Design mac_unit, start of the top module:
module mac_unit(input clk,en,clr,
                input [15:0]a,b,
                output [39:0]c);
wire [31:0]temp1;
mul_16x16 m1(clk,a,b,temp1);
accumulator a1(clk,en,clr,temp1,c);
endmodule
Size in the first run: about 2300 cells after synthesis, ~17000 um2 of cells after synthesis.
==> flow/config.mk <==
export PLATFORM = sky130hd
export DESIGN_NAME = mac_unit
export DESIGN_NICKNAME = mac_unit
export VERILOG_FILES = /design/flow/design.v
export SDC_FILE = /design/flow/constraint.sdc
export NUM_CORES = 4
export LEC_CHECK = 0
export ABC_AREA = 1
export CAP_MARGIN = 0
export CORE_MARGIN = 2
export CORE_UTILIZATION = 72
export CTS_CLUSTER_DIAMETER = 260
export PLACE_DENSITY = 0.66
export SETUP_SLACK_MARGIN = -0.65
export SLEW_MARGIN = 20
==> flow/constraint.sdc <==
create_clock -name core_clock -period 11.4 [get_ports {clk}]
set_input_delay 2.2800 -clock core_clock [delete_from_list [all_inputs] [get_ports {clk}]]
set_output_delay 2.2800 -clock core_clock [all_outputs]
set_load 0.01 [all_outputs]
run.sh (not shown) runs the stock make flow with config.mk's settings and CLKGATE_MAP_FILE=.
The starting point completed, yet does not pass: negative setup slack.
==> next run, changes <==
- ABC_AREA: 1 -> unset
- CAP_MARGIN: 0 -> 20
- CORE_UTILIZATION: 72 -> 40
- CTS_CLUSTER_DIAMETER: 260 -> unset
- PLACE_DENSITY: 0.66 -> unset
- SETUP_SLACK_MARGIN: -0.65 -> unset
- clock period: 11.4 -> 13.5 ns (I/O delays scaled with it)
Effect: This time the run produced a clean layout. Synthesized area shrinks by 9.4%. Die size grows by 61%. Routed wire length decreases by 33%. Cell count came out lower by 18%.

Setup of 07-28:
Starting RTL as in the previous note.
Settings: LEC_CHECK=0, CAP_MARGIN=20, CORE_MARGIN=2, CORE_UTILIZATION=65, CTS_CLUSTER_SIZE=86, SETUP_SLACK_MARGIN=0.15, SLEW_MARGIN=20; clock period 9.96 ns.
| 07-28 | all stages done | FAIL | setup timing |
### 07-28 -> 01-03
- swapping 65 for 72 in CORE_UTILIZATION
- clearing SETUP_SLACK_MARGIN, which used to be 0.15
- swapping 86 for 98 in CTS_CLUSTER_SIZE
- putting ABC_AREA at 1 where nothing was set
- swapping 9.96 for 6.57 in the clock period (ns, I/O delays scaled along)
Findings:
STATUS run=01-03 STAGES=ALL_DONE FINAL_CHECKS=FAILED CAUSE=setup timing. Finished, but not clean: 07-28, with setup timing. When 01-03 is measured against 07-28, its worst-case headroom to the max-slew limit turns out 8.5 points lower. Summary of 01-03 over 07-28: critical path depth now larger, width of the die held. Re detailed-route wire length: 07-28 was lower than 01-03. Cell area | 01-03 vs 07-28 | 01-03 larger. Per-instance average area after synthesis in 01-03 is 2.3 um2 below 07-28. Between 01-03 and 07-28, number of nets in the layout is higher for 01-03, 07-28 comes in under that. Met3 routing resource usage after global routing: 01-03 vs 07-28 up 5.9 points.

## lane 1
mac_unit again, from the RTL that the note above started with.
make LEC_CHECK=0 ABC_AREA=1 CAP_MARGIN=0 CORE_ASPECT_RATIO=0.91 CORE_MARGIN=2 CORE_UTILIZATION=72 CTS_CLUSTER_DIAMETER=85 CTS_CLUSTER_SIZE=79 GPL_ROUTABILITY_DRIVEN=0 PLACE_DENSITY_LB_ADDON=0.08 SETUP_SLACK_MARGIN=-1.13 SLEW_MARGIN=40 finish   # period 11.7 ns
No crash in lane 1: every stage finished, but the layout fails its final checks due to setup timing.
## Diff of input files: lane 2 against lane 1
- SLEW_MARGIN: 40 -> 20
- CAP_MARGIN: 0 -> 20
- CTS_CLUSTER_SIZE: 79 -> unset
- SETUP_SLACK_MARGIN: -1.13 -> -0.71
- GPL_ROUTABILITY_DRIVEN: 0 -> unset
- CTS_CLUSTER_DIAMETER: 85 -> 106
- PLACE_DENSITY_LB_ADDON: 0.08 -> unset
- CORE_ASPECT_RATIO: 0.91 -> unset
- CORE_UTILIZATION: 72 -> 70
[summary]
[flow] lane 2 | stages: complete | final checks: fail | reason: setup timing
Lane 2 ended up with a higher wire length reported by the detailed router than lane 1 did.
Going from lane 1 to lane 2, final area now larger; met1 track demand over resource in global routing now larger; non-clock buffer count now larger.
Going from lane 1 to lane 2, total buffers and inverters traversed by the critical path shrinks by 1.
Inputs modified between lane 2 and lane 3:
- an added PLACE_DENSITY_LB_ADDON of 0.08
- a change of CTS_CLUSTER_DIAMETER from 106 to 218
- an added CTS_CLUSTER_SIZE of 79
- an added HOLD_SLACK_MARGIN of 0.29
- an added CORE_ASPECT_RATIO of 0.95
- a change of CORE_UTILIZATION from 70 to 72
- an added GPL_ROUTABILITY_DRIVEN of 0
- a change of SETUP_SLACK_MARGIN from -0.71 to 1.83
- a change of SLEW_MARGIN from 20 to 40
Results
Lane 3 finished all stages; however, its layout fails the closing checks, the failures being setup timing.
Lane 2 → lane 3: number of placed cells counting well taps has decreased; utilization after layout has increased; final critical path time including I/O delays and setup has increased.
Lane 3 gives less buffering overhead than lane 2 did.
As of lane 3, area of the die had fallen by a few percent compared to lane 2.
#### Input delta (lane 4 over lane 3)
- CORE_ASPECT_RATIO removed (was 0.95)
- SLEW_MARGIN changed from 40 to 20
- GPL_ROUTABILITY_DRIVEN removed (was 0)
- HOLD_SLACK_MARGIN removed (was 0.29)
- SETUP_SLACK_MARGIN removed (was 1.83)
- PLACE_DENSITY_LB_ADDON removed (was 0.08)
- ABC_AREA removed (was 1)
- CTS_CLUSTER_DIAMETER removed (was 218)
- CTS_CLUSTER_SIZE removed (was 79)
- the clock period (ns, I/O delays scaled along) changed from 11.7 to 9.89
STATUS run=lane 4 STAGES=ALL_DONE FINAL_CHECKS=FAILED CAUSE=setup timing. Summary of lane 4 over lane 3: xor-xnor portion of the synthesized cell area rose by 1.1 points; wire length of the first global-routing pass fell by about 11%; worst setup slack moved down; synthesized-area fraction occupied by adder cells rose 4.3 points. Tap cell count | lane 4 below lane 3. Looking at final critical-path share of the clock period across lane 3 and lane 4, the one that comes out lower is lane 3. Changes observed in lane 4 relative to lane 3: sequential share of layout area +1.3 points, area after synthesis -9.4%, number of nets at floorplan -25%. Against lane 3, lane 4 reports a total cells reported by yosys after synthesis that is lower.
> inputs changed (lane 4 -> lane 5)
- CORE_UTILIZATION changed from 72 to 13
- the clock period (ns, I/O delays scaled along) changed from 9.89 to 19.7
--- outcome ---
Lane 5 did not stop at any stage, and its layout met the timing, design-rule and antenna checks. Summary of the comparison: number of clock buffers in the layout is higher in lane 5, relative to lane 4. Post-layout period usage of the worst path: higher on lane 4. Diff lane 4 -> lane 5: synthesized area about even, effective utilization at floorplan shrank by 61 points. Compared with lane 4, lane 5 shows final setup TNS higher by 56.11 ns. Re sequential cell count: no difference whatsoever between lane 4 and lane 5.

== build 4 ==
Starting RTL as in the previous note.
Settings: LEC_CHECK=0, ABC_AREA=1, CAP_MARGIN=5, CELL_PAD_IN_SITES_DETAIL_PLACEMENT=1, CELL_PAD_IN_SITES_GLOBAL_PLACEMENT=1, CORE_ASPECT_RATIO=0.5, CORE_MARGIN=7, CORE_UTILIZATION=70, CTS_CLUSTER_DIAMETER=360, CTS_CLUSTER_SIZE=34, GPL_ROUTABILITY_DRIVEN=1, GPL_TIMING_DRIVEN=0, MAX_ROUTING_LAYER=met4, MIN_ROUTING_LAYER=met2, PLACE_DENSITY=0.63, SLEW_MARGIN=20, TNS_END_PERCENT=40; clock period 10.6 ns.
FAIL build 4 @ global placement without I/O (3_1_place_gp_skip_io): tool exited with error
Inputs modified between build 4 and build 1:
Settings: a deleted GPL_TIMING_DRIVEN that had been 0; a deleted MAX_ROUTING_LAYER that had been met4; a change of CAP_MARGIN from 5 to 0; a deleted CELL_PAD_IN_SITES_GLOBAL_PLACEMENT that had been 1; a change of CTS_CLUSTER_DIAMETER from 360 to 260; a deleted CELL_PAD_IN_SITES_DETAIL_PLACEMENT that had been 1; a change of CORE_MARGIN from 7 to 2; a deleted GPL_ROUTABILITY_DRIVEN that had been 1; a deleted CORE_ASPECT_RATIO that had been 0.5; a deleted CTS_CLUSTER_SIZE that had been 34; an added SETUP_SLACK_MARGIN of 1.8; a deleted MIN_ROUTING_LAYER that had been met2; a deleted TNS_END_PERCENT that had been 40; a deleted PLACE_DENSITY that had been 0.63; a change of the clock period (ns, I/O delays scaled along) from 10.6 to 11.4.
## What came out
- Build 4 never completed; the flow aborted with a tool error in global placement without I/O (3_1_place_gp_skip_io).
- Build 1: flow complete, layout not clean; failing: setup timing
- For the placeable core region, build 1 came in about 0.7% higher than build 4 did.
- Going from build 4 to build 1, area of the die shrinks by 12%.
- Re summed instance area of the synthesized netlist: no difference whatsoever between build 4 and build 1.
- ~same synthesized chip area reported by yosys in build 1 and build 4
- Build 1 has horizontal extent of the die below what build 4 had.
- From build 4 to build 1, post-synthesis adder-cell area fraction did not move at all.
Edits applied to the flow inputs when going from build 1 to build 70:
Settings: CAP_MARGIN changed from 0 to 20; CTS_CLUSTER_DIAMETER removed (was 260); the clock period (ns, I/O delays scaled along) changed from 11.4 to 13.9.
Notes after the runs:
- Build 70 did not stop at any stage, and its layout met the timing, design-rule and antenna checks.
- For the final period demand of the worst path, build 70 came in 0.028 ns higher than build 1 did.
- NOTE HPWL reported at the end of detailed placement build 1->build 70 decreased by a few percent
- Looking at build 70 and build 1, the clock network area share is a wash.
- Relative to build 1, build 70 degrades worst slack on hold paths.
- Between build 1 and build 70, the maximum frequency from static timing analysis figures differ only marginally.
> inputs changed (build 70 -> build 53)
Settings: CORE_UTILIZATION now 57, was 70; SETUP_SLACK_MARGIN now 2.65, was 1.8; ABC_AREA no longer set, was 1; the clock period (ns, I/O delays scaled along) now 9.96, was 13.9.
==> comparison <==
Build 70 ended with every stage complete and zero timing, DRC or antenna violations.
Build 53 completed end to end; final checks failed (setup timing).
Relative to build 70, final estimated routing congestion in global placement decreased by about 9% in build 53.
From build 70 to build 53 the numbers moved as follows: wire length fell by 7800 µm; count of clock-net buffers in the final layout stayed essentially flat.
Headroom to the max-slew limit ends up higher on build 53.
[compare] base=build 70 new=build 53: yosys-reported design area after synthesis went down, clock sink total did not really move.
For build 8, these inputs were changed with respect to build 53:
Settings: SETUP_SLACK_MARGIN removed (was 2.65); CORE_UTILIZATION changed from 57 to 37; the clock period (ns, I/O delays scaled along) changed from 9.96 to 13.5.
Of build 53 and build 8, only build 8 finishes the flow clean. In build 53 the implementation completed, yet the final layout does not meet the checks, the culprit being setup timing. Build 53 vs build 8, source of the critical timing path: m1.m3.mu3.m3.clk_a[1]$_DFF_P_ vs m1.m2.mu2.m1.clk_b[1]$_DFF_P_. From build 53 to build 8 the numbers moved as follows: clock network latency to the later pin of the worst-skew pair went up by 0.03 ns; global routing usage summed across all routing layers has decreased; critical path depth now larger; cell area after placement dropped about 4%; final setup TNS shows an increase of 50.99 ns. Re count of final hold-check violations: no difference whatsoever between build 53 and build 8. Changes observed in build 8 relative to build 53: routed metal-1 wire length shrank by 4.6%, share of the cycle needed by the critical path after routing fell by 33 points.

Starting RTL as in the previous note.
clock: 6.93 ns
lec_check: 0
abc_area: 1
cap_margin: 5
cell_pad_in_sites_detail_placement: 0
cell_pad_in_sites_global_placement: 1
core_margin: 2
core_utilization: 72
cts_cluster_size: 17
gpl_routability_driven: 0
max_routing_layer: met4
setup_slack_margin: -0.49
slew_margin: 20
The baseline did not get past global placement without I/O (3_1_place_gp_skip_io) on GPL-0301.
Edit:
--- a/flow/config.mk
+++ b/flow/config.mk
@@ -11 +11 @@
-export CELL_PAD_IN_SITES_GLOBAL_PLACEMENT = 1
+export CELL_PAD_IN_SITES_GLOBAL_PLACEMENT = 0
@@ -14 +14,2 @@
-export CTS_CLUSTER_SIZE = 17
+export CTS_CLUSTER_DIAMETER = 103
+export CTS_CLUSTER_SIZE = 34
@@ -17,2 +18,3 @@
-export SETUP_SLACK_MARGIN = -0.49
-export SLEW_MARGIN = 20
+export PLACE_DENSITY_LB_ADDON = 0.01
+export SETUP_SLACK_MARGIN = 1.61
+export SLEW_MARGIN = 30
==> flow/constraint.sdc (replaced) <==
create_clock -name core_clock -period 11.3 [get_ports {clk}]
set_input_delay 2.2600 -clock core_clock [delete_from_list [all_inputs] [get_ports {clk}]]
set_output_delay 2.2600 -clock core_clock [all_outputs]
set_load 0.01 [all_outputs]
What happened: With this change the flow finished with setup timing left; synthesized cell count stays the same; die area stays the same; area after synthesis stays the same.
Edit:
--- a/flow/config.mk
+++ b/flow/config.mk
@@ -14 +13,0 @@
-export CTS_CLUSTER_DIAMETER = 103
@@ -18,2 +17,2 @@
-export PLACE_DENSITY_LB_ADDON = 0.01
-export SETUP_SLACK_MARGIN = 1.61
+export PLACE_DENSITY = 0.63
+export SETUP_SLACK_MARGIN = -0.46
Effect:
- The changed run finished but fails on setup timing
- setup slack improved by 0.21 ns
- hold slack got worse by 0.0096 ns
- design area goes down by 2.4%
- routed wire length goes down by 11%
- sequential share of layout area goes up by 0.41 points
Edit:
--- a/flow/config.mk
+++ b/flow/config.mk
@@ -8,2 +8,2 @@
-export ABC_AREA = 1
-export CAP_MARGIN = 5
+export ABC_AREA = 0
+export CAP_MARGIN = 25
@@ -11 +11 @@
-export CELL_PAD_IN_SITES_GLOBAL_PLACEMENT = 0
+export CELL_PAD_IN_SITES_GLOBAL_PLACEMENT = 1
@@ -13 +13,2 @@
-export CORE_UTILIZATION = 72
+export CORE_UTILIZATION = 55
+export CTS_CLUSTER_DIAMETER = 254
@@ -19 +20,2 @@
-export SLEW_MARGIN = 30
+export SLEW_MARGIN = 20
+export TNS_END_PERCENT = 5
==> flow/constraint.sdc (replaced) <==
create_clock -name core_clock -period 7.58 [get_ports {clk}]
set_input_delay 1.5160 -clock core_clock [delete_from_list [all_inputs] [get_ports {clk}]]
set_output_delay 1.5160 -clock core_clock [all_outputs]
set_load 0.01 [all_outputs]
The changed run produced a layout that fails on setup timing.
Final area went down by 7.1%.
Via count went down by about 25%.
Wire length went down by about 27%.
Worst setup slack gets worse by 3.7 ns.
Sequential share of layout area went up by 1.3 points.

Starting RTL as in the previous note.
==> flow/config.mk <==
export PLATFORM = sky130hd
export DESIGN_NAME = mac_unit
export DESIGN_NICKNAME = mac_unit
export VERILOG_FILES = /design/flow/design.v
export SDC_FILE = /design/flow/constraint.sdc
export NUM_CORES = 4
export LEC_CHECK = 0
export ABC_AREA = 1
export CAP_MARGIN = 0
export CELL_PAD_IN_SITES_DETAIL_PLACEMENT = 0
export CELL_PAD_IN_SITES_GLOBAL_PLACEMENT = 0
export CORE_ASPECT_RATIO = 0.93
export CORE_MARGIN = 2
export CORE_UTILIZATION = 72
export CTS_CLUSTER_DIAMETER = 97
export CTS_CLUSTER_SIZE = 100
export GPL_ROUTABILITY_DRIVEN = 0
export MAX_ROUTING_LAYER = met5
export PLACE_DENSITY = 0.63
export SETUP_SLACK_MARGIN = -0.82
export SLEW_MARGIN = 20
==> flow/constraint.sdc <==
create_clock -name core_clock -period 12.0 [get_ports {clk}]
set_input_delay 2.4000 -clock core_clock [delete_from_list [all_inputs] [get_ports {clk}]]
set_output_delay 2.4000 -clock core_clock [all_outputs]
set_load 0.01 [all_outputs]
The baseline finished but fails on setup timing.
Edit:
- CAP_MARGIN: 0 -> 25
- CELL_PAD_IN_SITES_GLOBAL_PLACEMENT: 0 -> 1
- CORE_ASPECT_RATIO: 0.93 -> unset
- CTS_CLUSTER_DIAMETER: 97 -> unset
- CTS_CLUSTER_SIZE: 100 -> 34
- MAX_ROUTING_LAYER: met5 -> met4
- SETUP_SLACK_MARGIN: -0.82 -> 1.89
- clock period: 12.0 -> 7.58 ns (I/O delays scaled with it)
Now the flow failed in global placement without I/O with GPL-0301; die size is about the same; area after synthesis stays the same; synthesized cell count stays the same.
